== v6 ==
Design ARM_SingleCycle_CPU, start of the top module:
module ARM_SingleCycle_CPU
	#(parameter	BusWidth	= 32)
	(input logic		i_CLK, i_RESET,
	input logic[(BusWidth - 1):0]	i_Instr,
	output logic[(BusWidth - 1):0]	o_PC,
	output logic[(BusWidth - 1):0]	o_Data_Address,
	output logic					o_Mem_Write,
	output logic[(BusWidth - 1):0]	o_Write_Data,
	input logic[(BusWidth - 1):0]	i_Read_Data);
clock: 8.21 ns
lec_check: 0
abc_area: 1
cap_margin: 20
core_aspect_ratio: 1.19
core_margin: 2
core_utilization: 69
cts_cluster_diameter: 242
cts_cluster_size: 95
place_density: 0.43
setup_slack_margin: 0.97
slew_margin: 20
tns_end_percent: 10
run.sh (not shown) runs the stock make flow with config.mk's settings and CLKGATE_MAP_FILE=.
What ended v6 was a tool error in 5_1_grt; the run never finished.
Inputs modified between v6 and v7:
Settings: CORE_ASPECT_RATIO no longer set, was 1.19; CTS_CLUSTER_SIZE no longer set, was 95; CORE_UTILIZATION now 57, was 69; CTS_CLUSTER_DIAMETER no longer set, was 242; ABC_AREA no longer set, was 1; TNS_END_PERCENT no longer set, was 10; PLACE_DENSITY no longer set, was 0.43; SETUP_SLACK_MARGIN no longer set, was 0.97; the clock period (ns, I/O delays scaled along) now 7.49, was 8.21.
==> results <==
On number of buffers inserted by hold repair at cts, v6 tracks v7 almost exactly. Diff v6 -> v7 | number of resized instances in the post-cts repair step | increase of 67. Number of enable flip-flop cells: v6 vs v7, no meaningful difference. Compared v7 vs v6, and half-perimeter wire length of the detailed placement result is down in v7. Lower share of the synthesized netlist area taken by xor and xnor gates among v6 and v7: v6. Among v6 and v7, the run that stopped before the end is v6, and it is the only one. v6 terminated abnormally: 5_1_grt reported GRT-0232. Status v7: flow complete, layout not clean - negative setup slack. Per the comparison of v7 with v6, synthesized cell count down 1545; synthesized netlist net count down 1545; area after synthesis down about 10%. In the reports for v6 and v7, the larger die area belongs to v7.

## v17
Starting RTL as in the previous note.
clock: 8.49 ns
lec_check: 0
abc_area: 1
cap_margin: 20
core_margin: 2
core_utilization: 28
cts_cluster_size: 61
gpl_timing_driven: 1
min_routing_layer: met2
place_density: 0.47
setup_slack_margin: 1.55
slew_margin: 40
The final report for v17 shows a completed flow and a layout that fails verification, specifically setup timing.
Relative to v17, the following input files were edited for v26:
- CELL_PAD_IN_SITES_GLOBAL_PLACEMENT newly set to 1
- PLACE_DENSITY removed (was 0.47)
- CTS_CLUSTER_SIZE changed from 61 to 57
- MIN_ROUTING_LAYER removed (was met2)
- SLEW_MARGIN changed from 40 to 5
- HOLD_SLACK_MARGIN newly set to -0.07
- SETUP_SLACK_MARGIN changed from 1.55 to 1.94
- CORE_ASPECT_RATIO newly set to 0.88
- CAP_MARGIN changed from 20 to 15
- CORE_UTILIZATION changed from 28 to 58
- GPL_ROUTABILITY_DRIVEN newly set to 1
- the clock period (ns, I/O delays scaled along) changed from 8.49 to 7.49
Notes after the runs:
The number of sequential storage elements was comparable across v17 and v26.
Taking v17 as the reference, in v26 wire length has decreased; part of the power in the clock network lower.
Although v26 finished all stages, its layout failed final checks on setup timing.
Reported for v17 and v26, layout inverter count without the clock tree turned out identical to the last digit.
| initial core utilization | v26 vs v17 | 30 points higher |
Of the two values seen for critical path launch point, i_Instr[26] was produced by v17 and i_Instr[14] by v26.
diff inputs: v26 => v3
- changing ABC_AREA from 1 to 0
- changing GPL_ROUTABILITY_DRIVEN from 1 to 0
- changing CTS_CLUSTER_SIZE from 57 to 10
- changing SETUP_SLACK_MARGIN from 1.94 to 2.61
- changing CORE_UTILIZATION from 58 to 23
- changing CAP_MARGIN from 15 to 20
- setting PLACE_DENSITY to 0.48 for the first time
- setting CELL_PAD_IN_SITES_DETAIL_PLACEMENT to 1 for the first time
- changing CORE_ASPECT_RATIO from 0.88 to 1.24
- changing the clock period (ns, I/O delays scaled along) from 7.49 to 8.97
Notes after the runs:
- Per the final summary, v3 finished and its layout is clean on timing, DRC and antenna.
- A slowest cell on the critical path of sky130_fd_sc_hd__dlygate4sd2_1 is what v26 shows, while sky130_fd_sc_hd__o31a_1 belongs to v3.
- | setup slack | v3 vs v26 | better |
- Relative to v26, the instance count of the mapped netlist measured on v3 has decreased by more than a quarter.
- Comparing distinct cell type count after synthesis for v3 and v26, the bigger number came from v3.
- Placement-stage cell area ended up about 5% lower on v3 than on v26.
- v26 was larger in final cell area than v3.
The following lists how v22 was set up differently from v3:
- PLACE_DENSITY_LB_ADDON: unset -> 0.01
- CTS_CLUSTER_SIZE: 10 -> 73
- CORE_UTILIZATION: 23 -> 61
- CELL_PAD_IN_SITES_DETAIL_PLACEMENT: 1 -> unset
- CORE_ASPECT_RATIO: 1.24 -> 0.65
- SETUP_SLACK_MARGIN: 2.61 -> 1.0
- SLEW_MARGIN: 5 -> 20
- PLACE_DENSITY: 0.48 -> unset
- CAP_MARGIN: 20 -> 15
- the clock period (ns, I/O delays scaled along): 8.97 -> 3.42
Findings:
- The remaining runs in v22 and v3 completed every stage, whereas v22 halted early.
- The log for v22 ends in global routing (5_1_grt) with error GRT-0116, so the run never completed.
- Reported for v22 and v3, yosys stat chip area turned out identical to the last digit.
- Measured against v22, the post-cts sizing count of v3 comes out at 0.54 times the reference value.
- Of v22 and v3, it is v22 that has the higher floorplan-stage core utilization.
- v3 → v22: number of enable flip-flop cells barely changed, cell area after placement climbed about 1.8%, area of the core region dropped 0.087 mm2, mapped cell area barely changed.
- Diff v22..v3 | quantity of I/O buffers inserted on ports | unchanged
- Row cell row count: v22 lower / v3 higher
- Die area delta (v22 − v3): favourable
Power is estimated from default activity; no workload was simulated.
